==> inputs of job 6351 <==
## lidar_system_top
module lidar_system_top (
    input  wire clk,
    input  wire rst,
    input  wire rx,      
    output wire tx,      
    output wire [15:0] dbg_max_idx,
    output wire [15:0] dbg_min_idx,
    output wire [15:0] dbg_max_dist,
    output wire [15:0] dbg_min_dist,
    output wire [15:0] dbg_obs_alert,
    output wire [15:0] dbg_max_angle,
    output wire [15:0] dbg_min_angle,
    output wire        dbg_angle_done
);
==> flow/config.mk <==
export PLATFORM = sky130hd
export DESIGN_NAME = lidar_system_top
export DESIGN_NICKNAME = lidar_system_top
export VERILOG_FILES = /design/flow/design.v
export SDC_FILE = /design/flow/constraint.sdc
export NUM_CORES = 4
export LEC_CHECK = 0
export ABC_AREA = 1
export CAP_MARGIN = 20
export CORE_MARGIN = 2
export CORE_UTILIZATION = 72
export CTS_CLUSTER_DIAMETER = 252
export PLACE_DENSITY = 0.41
export SETUP_SLACK_MARGIN = -0.37
export SLEW_MARGIN = 20
==> flow/constraint.sdc <==
create_clock -name core_clock -period 6.47 [get_ports {clk}]
set_input_delay 1.2940 -clock core_clock [delete_from_list [all_inputs] [get_ports {clk}]]
set_output_delay 1.2940 -clock core_clock [all_outputs]
set_load 0.01 [all_outputs]
run.sh (not shown) runs the stock make flow with config.mk's settings and CLKGATE_MAP_FILE=.
==> job 7724 (differences from job 6351) <==
CELL_PAD_IN_SITES_DETAIL_PLACEMENT = 2   (was default)
CELL_PAD_IN_SITES_GLOBAL_PLACEMENT = 1   (was default)
CORE_ASPECT_RATIO = 1.48   (was default)
CORE_MARGIN = 10   (was 2)
CORE_UTILIZATION = 50   (was 72)
CTS_CLUSTER_DIAMETER = default   (was 252)
GPL_ROUTABILITY_DRIVEN = 0   (was default)
MIN_ROUTING_LAYER = met2   (was default)
PLACE_DENSITY = 0.63   (was 0.41)
SETUP_SLACK_MARGIN = 2.55   (was -0.37)
==> flow/constraint.sdc (replaced) <==
create_clock -name core_clock -period 10.0 [get_ports {clk}]
set_input_delay 2.0000 -clock core_clock [delete_from_list [all_inputs] [get_ports {clk}]]
set_output_delay 2.0000 -clock core_clock [all_outputs]
set_load 0.01 [all_outputs]
==> job_summary.md <==
### Yosys + OpenROAD results

| Metric | Value |
|---|---|
| Root Buffer | `clkbuf_16` |
| Status | `aborted with a tool error` |
| Fail Step | `global routing (5_1_grt)` |
| CTS max path bufs | `3` |
| Die Y | `276.4 µm` |
Source of the figures above: job 6351

==> job_summary.md <==
### Yosys + OpenROAD results

| Metric | Value |
|---|---|
| Status | `aborted with a tool error` |
| Fail Step | `detailed placement (3_5_place_dp)` |
| Tool error | `[ERROR DPL-0033] detailed placement checks failed during check placement.` |
| Die Y | `417.6 µm` |
| Synthesis area per yosys | `53,410 µm²` |
Source of the figures above: job 7724


* * *

==> quartz <==
Starting RTL as in the previous note.
Settings: LEC_CHECK=0, CAP_MARGIN=20, CORE_ASPECT_RATIO=0.74, CORE_MARGIN=2, CORE_UTILIZATION=40, HOLD_SLACK_MARGIN=0.11, SLEW_MARGIN=20; clock period 10.0 ns.
==> amber: changes against quartz <==
--- a/flow/config.mk
+++ b/flow/config.mk
@@ -6,8 +6,7 @@
 export NUM_CORES = 4
 export LEC_CHECK = 0
 export CAP_MARGIN = 20
-export CORE_ASPECT_RATIO = 0.74
 export CORE_MARGIN = 2
-export CORE_UTILIZATION = 40
-export HOLD_SLACK_MARGIN = 0.11
+export CORE_UTILIZATION = 72
+export PLACE_DENSITY_LB_ADDON = 0.25
 export SLEW_MARGIN = 20
==> flow/constraint.sdc (replaced) <==
create_clock -name core_clock -period 7.86 [get_ports {clk}]
set_input_delay 1.5720 -clock core_clock [delete_from_list [all_inputs] [get_ports {clk}]]
set_output_delay 1.5720 -clock core_clock [all_outputs]
set_load 0.01 [all_outputs]
==> zinc: changes against quartz <==
--- a/flow/config.mk
+++ b/flow/config.mk
@@ -6,8 +6,6 @@
 export NUM_CORES = 4
 export LEC_CHECK = 0
 export CAP_MARGIN = 20
-export CORE_ASPECT_RATIO = 0.74
 export CORE_MARGIN = 2
-export CORE_UTILIZATION = 40
-export HOLD_SLACK_MARGIN = 0.11
+export CORE_UTILIZATION = 57
 export SLEW_MARGIN = 20
==> flow/constraint.sdc (replaced) <==
create_clock -name core_clock -period 5.15 [get_ports {clk}]
set_input_delay 1.0300 -clock core_clock [delete_from_list [all_inputs] [get_ports {clk}]]
set_output_delay 1.0300 -clock core_clock [all_outputs]
set_load 0.01 [all_outputs]
==> raven: changes against quartz <==
--- a/flow/config.mk
+++ b/flow/config.mk
@@ -5,9 +5,11 @@
 export SDC_FILE = /design/flow/constraint.sdc
 export NUM_CORES = 4
 export LEC_CHECK = 0
+export ABC_AREA = 0
 export CAP_MARGIN = 20
-export CORE_ASPECT_RATIO = 0.74
+export CORE_ASPECT_RATIO = 1.67
 export CORE_MARGIN = 2
 export CORE_UTILIZATION = 40
 export HOLD_SLACK_MARGIN = 0.11
-export SLEW_MARGIN = 20
+export SLEW_MARGIN = 5
+export TNS_END_PERCENT = 30
==> notes <==
- raven completed with no timing, DRC or antenna violations. zinc finished with negative setup slack left. quartz ran to the end with no violations. amber finished with negative setup slack left.
- Global-route usage, lowest first: quartz, raven, zinc, amber.
- The highest wire length belongs to amber, the lowest to quartz.
- Fmax: zinc > amber > raven > quartz.
- Register-to-register slack: quartz is lower than raven (0.21 ns).
- Synthesized area is the same in quartz and zinc.
- The highest cell count belongs to zinc, the lowest to amber.
- Power: amber is larger than quartz (about 24%).
- Combinational power is about the same in quartz and raven.
- First-iteration DRC count, lowest first: raven, zinc, quartz, amber.
- Of raven and zinc, raven has the higher hold slack (gap 0.0021 ns).
==> figures <==
Maximum resistive drop on vdd: zinc 0.0002702 V; raven 0.0001419 V; amber 0.0002744 V; quartz 0.0001228 V
Placed cell count: zinc 8041; raven 7883; amber 7580; quartz 7870
Biggest cell delay along the critical path: zinc 0.53 ns; raven 0.91 ns; amber 0.79 ns; quartz 0.61 ns
Result of the run: zinc failed layout checks; raven no timing/DRC/antenna violations; amber failed layout checks; quartz no timing/DRC/antenna violations
Reasons for failing layout checks: zinc negative setup slack; raven -; amber negative setup slack; quartz -
Cells resized by post-CTS repair: zinc 137; raven 0; amber 229; quartz 0
Measured slew at the worst slew-check pin: zinc 1.157 ns; raven 1.070 ns; amber 1.265 ns; quartz 1.123 ns
Post-route total power: zinc 7.243 mW; raven 3.409 mW; amber 4.472 mW; quartz 3.604 mW
Reg2reg start: zinc u_dp.u_angle.k_r[1]$_SDFFE_PP0P_; raven u_dp.u_angle.k_r[2]$_SDFFE_PP0P_; amber u_dp.u_angle.span_r[13]$_SDFFE_PP0P_; quartz u_dp.u_angle.k_r[0]$_SDFFE_PP0P_
Cell Int Power: zinc 5.645 mW; raven 2.639 mW; amber 3.460 mW; quartz 2.791 mW
Number of DRC markers in iteration 0: zinc 3340; raven 2556; amber 6724; quartz 4098
Clock insertion delay at the later pin of the skew report: zinc 0.61 ns; raven 0.58 ns; amber 0.58 ns; quartz 0.60 ns
Clock power share: zinc 0.511; raven 0.465; amber 0.481; quartz 0.494
Power of the sequential group: zinc 3.46 mW; raven 1.78 mW; amber 2.26 mW; quartz 1.78 mW
Met3 GRT Util: zinc 0.05700; raven 0.02975; amber 0.1312; quartz 0.05777
Worst clock skew: zinc 0.03985 ns; raven 0.02251 ns; amber 0.02517 ns; quartz 0.02790 ns
Buffer-and-inverter tally for the worst setup path: zinc 13; raven 3; amber 8; quartz 8
Hold Worst Slack: zinc 0.4081 ns; raven 0.4102 ns; amber 0.4124 ns; quartz 0.4199 ns
Cell Count, Final, Fillers Out: zinc 8191; raven 7954; amber 7770; quartz 7947
Power per Cell Area: zinc 111.5 nW/um^2; raven 59.33 nW/um^2; amber 71.00 nW/um^2; quartz 62.66 nW/um^2
Antenna violations before repair: zinc 0; raven 3; amber 11; quartz 7
Pre-CTS WS: zinc -3.588 ns; raven 0.2631 ns; amber -0.5546 ns; quartz 0.3928 ns

* * *

==> job 4105: inputs <==
Starting RTL as in the previous note.
make LEC_CHECK=0 ABC_AREA=1 CAP_MARGIN=20 CELL_PAD_IN_SITES_DETAIL_PLACEMENT=1 CORE_ASPECT_RATIO=1.67 CORE_MARGIN=2 CORE_UTILIZATION=40 CTS_CLUSTER_DIAMETER=150 GPL_TIMING_DRIVEN=0 HOLD_SLACK_MARGIN=0.11 MIN_ROUTING_LAYER=met2 SETUP_SLACK_MARGIN=0.58 SLEW_MARGIN=0 TNS_END_PERCENT=90 finish   # period 10.0 ns
==> job 993 (differences from job 4105) <==
Settings changed: ABC_AREA 1 to not set, CELL_PAD_IN_SITES_DETAIL_PLACEMENT 1 to not set, CORE_ASPECT_RATIO 1.67 to not set, CTS_CLUSTER_DIAMETER 150 to not set, GPL_TIMING_DRIVEN 0 to not set, HOLD_SLACK_MARGIN 0.11 to not set, MIN_ROUTING_LAYER met2 to not set, PLACE_DENSITY set to 0.6, SETUP_SLACK_MARGIN 0.58 to not set, SLEW_MARGIN 0 to 20, TNS_END_PERCENT 90 to not set.
==> job 4932 (differences from job 4105) <==
Settings changed: ABC_AREA 1 to not set, CELL_PAD_IN_SITES_DETAIL_PLACEMENT 1 to not set, CORE_ASPECT_RATIO 1.67 to not set, CORE_UTILIZATION 40 to 72, CTS_CLUSTER_DIAMETER 150 to not set, GPL_TIMING_DRIVEN 0 to not set, HOLD_SLACK_MARGIN 0.11 to not set, MIN_ROUTING_LAYER met2 to not set, PLACE_DENSITY set to 0.36, SETUP_SLACK_MARGIN 0.58 to not set, SLEW_MARGIN 0 to 20, TNS_END_PERCENT 90 to not set.
==> flow/constraint.sdc (replaced) <==
create_clock -name core_clock -period 10.5 [get_ports {clk}]
set_input_delay 2.1000 -clock core_clock [delete_from_list [all_inputs] [get_ports {clk}]]
set_output_delay 2.1000 -clock core_clock [all_outputs]
set_load 0.01 [all_outputs]
==> results.yml <==
# yosys + openroad results
worst_setup_path:
  rr_endpoint: "u_dp.u_angle.max_angle[6]$_SDFFE_PP0P_"
  r2r_start: "u_dp.u_angle.k_r[1]$_SDFFE_PP0P_"
finish:
  comb_share: 0.675
  area_delta_synth_final_pct: 8.65
run_status:
  status: "no timing/DRC/antenna violations"
yosys:
  topCellsByArea: "fa_1 (31%), dfxtp_1 (17%), ha_1 (8.4%)"
sta:
  clock.fmax_mhz: 106
-- figures above: job 993

==> results.yml <==
# yosys + openroad results
clock_network:
  cts_tree: "yes"
  cts_made_buffers: 41
finish:
  regArea_um2: 8930
  area_delta_synth_final_pct: 9.99
  comb_share: 0.637
worst_setup_path:
  rr_endpoint: "u_dp.u_angle.max_angle[13]$_SDFFE_PP0P_"
  cp_data_required_time_ns: 10.52
yosys:
  topCellsByArea: "fa_1 (31%), dfxtp_1 (17%), nand2_1 (12%)"
run_status:
  status: "no timing/DRC/antenna violations"
routing:
  ant_nets: 0
sta:
  clock.fmax_mhz: 108
-- figures above: job 4105

==> results.yml <==
# yosys + openroad results
worst_setup_path:
  r2r_start: "u_dp.u_angle.k_r[1]$_SDFFE_PP0P_"
  rr_endpoint: "u_dp.u_angle.max_angle[13]$_SDFFE_PP0P_"
floorplanning:
  tap_cells: 959
  fp-utilization: 0.727
  chipWidth_um: 275
run_status:
  status: "no timing/DRC/antenna violations"
finish:
  buffers: 208
  postLayoutCellArea_um2: 56500
  comb_share: 0.689
  area_delta_synth_final_pct: 6.43
sta:
  clock.fmax_mhz: 101
-- figures above: job 4932

Power and IR drop assume default switching activity.
